Setup of red:
// Lowpass
module Lowpass(input clk, input rst, input en, input [15:0] in, output [15:0] out);
Size in the first run: ~2,400 cells after synthesis, roughly 510 flip-flops, about 30,000 sq um of cells after synthesis.
clock: 11.4 ns
lec_check: 0
abc_area: 0
cap_margin: 40
cell_pad_in_sites_detail_placement: 1
cell_pad_in_sites_global_placement: 3
core_aspect_ratio: 1.96
core_margin: 10
core_utilization: 48
gpl_routability_driven: 1
gpl_timing_driven: 1
max_routing_layer: met5
place_density_lb_addon: 0.26
setup_slack_margin: 1.76
slew_margin: 20
run.sh (not shown) runs the stock make flow with config.mk's settings and CLKGATE_MAP_FILE=.
red has completed all stages; timing, DRC and antenna checks passed.
--- input diff red..blue ---
- CORE_UTILIZATION now 72, was 48
- CELL_PAD_IN_SITES_GLOBAL_PLACEMENT no longer set, was 3
- SETUP_SLACK_MARGIN no longer set, was 1.76
- PLACE_DENSITY now 0.67, previously not set
- CAP_MARGIN now 20, was 40
- MAX_ROUTING_LAYER no longer set, was met5
- ABC_AREA no longer set, was 0
- GPL_ROUTABILITY_DRIVEN no longer set, was 1
- CORE_ASPECT_RATIO no longer set, was 1.96
- CORE_MARGIN now 2, was 10
- CELL_PAD_IN_SITES_DETAIL_PLACEMENT no longer set, was 1
- GPL_TIMING_DRIVEN no longer set, was 1
- PLACE_DENSITY_LB_ADDON no longer set, was 0.26
- the clock period (ns, I/O delays scaled along) now 7.83, was 11.4
### Flow results
Complete run, failing final checks: blue, reason setup timing. Portion of the clock cycle consumed by the worst path in the final layout (higher): blue. In the reports for red and blue, the larger detailed route wirelength on metal2 belongs to red. blue vs red — global-route wire length before repair dropped by a little under 10%. blue against red: buffer count from post-CTS setup fixing increased 1; final cell count decreased 34; tapcell count decreased about 30%; worst setup slack after placement decreased 2.82 ns. [compare] base=red new=blue: non-clock buffer count rose about 400%; standard cell area after detailed placement rose about 3.5%; met2 capacity usage during global routing rose 13 points.
Edits applied to the flow inputs when going from blue to green:
- CORE_UTILIZATION: 72 -> 40
- PLACE_DENSITY: 0.67 -> unset
- the clock period (ns, I/O delays scaled along): 7.83 -> 10.0
Both conditions hold for green: the flow ran to the end and the final layout passed the timing, design-rule and antenna checks.
blue has a higher area added between synthesis and finish than green.
Cmp green vs blue: final non-filler cell total higher in green
Diff blue -> green: core utilization dropped 38 points; setup slack went up; slew at the pin with the worst max-slew slack went up 0.013 ns.
Relative to green, the following input files were edited for orange:
- setting SETUP_SLACK_MARGIN to 1.53 for the first time
- setting CTS_CLUSTER_SIZE to 72 for the first time
- setting CTS_CLUSTER_DIAMETER to 38 for the first time
- changing CORE_UTILIZATION from 40 to 72
- setting MAX_ROUTING_LAYER to met4 for the first time
- setting PLACE_DENSITY_LB_ADDON to 0.06 for the first time
- setting ABC_AREA to 1 for the first time
- changing the clock period (ns, I/O delays scaled along) from 10.0 to 5.37
Results
Taking green as the reference, in orange buffers plus inverters on the worst setup path higher.
Compared with green, orange shows multi-input combinational cell area that has gone up slightly.
Logic depth of the worst register-to-register path (higher): orange
Looking at half-perimeter wire length after detailed placement, orange sits above green.
The layout from orange, despite a flow that completed every stage, fails the layout checks, with the failing checks listed as setup timing.
From green to orange the numbers moved as follows: stage delay of the slowest cell on the critical path comparable; first-iteration DRC count now larger.
Going from green to orange, end-of-flow core utilization grows by 43 points.
In the tables for green and orange, worst setup margin reads higher with green.


The RTL this note starts from:
==> flow/design.v <==
`timescale 1ns / 1ps
module Lowpass(input clk, input rst, input en, input [15:0] in, output [15:0] out);
	reg [15:0] ff [31:0];
	assign out = en ? ( ff[0] + ff[1] + ff[2]+ ff[3]+ ff[4]+ ff[5]+ ff[6]+ ff[7]+ ff[8]+ ff[9]+ ff[10]+ ff[11]+ ff[12]+ ff[13]+ ff[14]+
	ff[15]+ ff[16]+ ff[17]+ ff[18]+ ff[19]+ ff[20]+ ff[21]+ ff[22]+ ff[23]+ ff[24]+ ff[25]+ ff[26]+ ff[27]+ ff[28]+ ff[29]+ ff[30]+ ff[31]) >> 6 : 16'b0;
	integer i, j;
	always@(posedge clk or posedge rst) begin
		if(rst)
			for(i = 0; i < 32; i = i + 1)
				ff[i] <= 16'b0;
		else if(en) begin
			ff[0] <= in;
			for(i = 1; i < 32; i = i + 1)
				ff[i] <= ff[i-1];
		end
	end
endmodule
clock: 7.92 ns
lec_check: 0
abc_area: 1
cap_margin: 20
cell_pad_in_sites_detail_placement: 0
cell_pad_in_sites_global_placement: 0
core_aspect_ratio: 1.1
core_margin: 3
core_utilization: 72
gpl_routability_driven: 1
gpl_timing_driven: 1
max_routing_layer: met5
place_density_lb_addon: 0.26
setup_slack_margin: 0.62
slew_margin: 20
The first run ran to the end with violations: setup timing.
==> next run, changes <==
- ABC_AREA: 1 -> not set
- CELL_PAD_IN_SITES_DETAIL_PLACEMENT: 0 -> 2
- CELL_PAD_IN_SITES_GLOBAL_PLACEMENT: 0 -> not set
- CORE_ASPECT_RATIO: 1.1 -> 0.94
- CORE_MARGIN: 3 -> 5
- CORE_UTILIZATION: 72 -> 40
- GPL_ROUTABILITY_DRIVEN: 1 -> 0
- MAX_ROUTING_LAYER: met5 -> met4
- PLACE_DENSITY_LB_ADDON: 0.26 -> not set
- SETUP_SLACK_MARGIN: 0.62 -> not set
- SLEW_MARGIN: 20 -> 30
- clock period: 7.92 -> 7.82 ns (I/O delays scaled with it)
Result: The new run finished with setup timing left. Setup slack gets worse by 520 ps. Via count went down by 12%. Clock skew came out higher by 9.7 ps. Final area increases by 1.9%. Die size came out higher by 80%. Register-to-register slack loses 240 ps. Sequential cell count is unchanged.
==> next run, changes <==
- ABC_AREA: not set -> 1
- CELL_PAD_IN_SITES_DETAIL_PLACEMENT: 2 -> not set
- CORE_ASPECT_RATIO: 0.94 -> not set
- CORE_MARGIN: 5 -> 2
- CORE_UTILIZATION: 40 -> 72
- GPL_ROUTABILITY_DRIVEN: 0 -> not set
- GPL_TIMING_DRIVEN: 1 -> not set
- MAX_ROUTING_LAYER: met4 -> not set
- PLACE_DENSITY_LB_ADDON: not set -> 0.21
- SLEW_MARGIN: 30 -> 20
- clock period: 7.82 -> 7.33 ns (I/O delays scaled with it)
Outcome: The changed run finished with setup timing left; count of clock-buffer cells in the layout decreases by 8; wire length came out lower by 37%; cell count is higher by 5.0%; synthesized area goes up by 1.5%; worst setup slack gains 60 ps; global-route usage goes up by 6.2 points; non-clock buffer count drops by 26; sequential cell count does not change; critical path depth decreases by 2.
==> next run, changes <==
- ABC_AREA: 1 -> not set
- CAP_MARGIN: 20 -> 0
- CELL_PAD_IN_SITES_DETAIL_PLACEMENT: not set -> 1
- CELL_PAD_IN_SITES_GLOBAL_PLACEMENT: not set -> 1
- CORE_ASPECT_RATIO: not set -> 0.63
- CORE_UTILIZATION: 72 -> 66
- GPL_ROUTABILITY_DRIVEN: not set -> 0
- PLACE_DENSITY: not set -> 0.78
- PLACE_DENSITY_LB_ADDON: 0.21 -> not set
- SLEW_MARGIN: 20 -> 40
- clock period: 7.33 -> 7.21 ns (I/O delays scaled with it)
Result: With this change the flow failed in 4_1_cts; die area grows by 7.4%; synthesized area decreases by 1.5%; synthesized cell count shrinks by 23%.
==> next run, changes <==
- ABC_AREA: not set -> 1
- CAP_MARGIN: 0 -> 40
- CELL_PAD_IN_SITES_DETAIL_PLACEMENT: 1 -> not set
- CELL_PAD_IN_SITES_GLOBAL_PLACEMENT: 1 -> not set
- CORE_ASPECT_RATIO: 0.63 -> not set
- CORE_UTILIZATION: 66 -> 72
- CTS_CLUSTER_SIZE: not set -> 10
- HOLD_SLACK_MARGIN: not set -> 0.28
- PLACE_DENSITY: 0.78 -> not set
- PLACE_DENSITY_LB_ADDON: not set -> 0.06
- SETUP_SLACK_MARGIN: not set -> 0.82
- SLEW_MARGIN: 40 -> 20
- TNS_END_PERCENT: not set -> 10
- clock period: 7.21 -> 5.58 ns (I/O delays scaled with it)
- The changed run completed, yet does not pass: setup timing
- synthesized area came out higher slightly
- synthesized cell count came out higher by a quarter to a third
- die size came out lower by a few percent
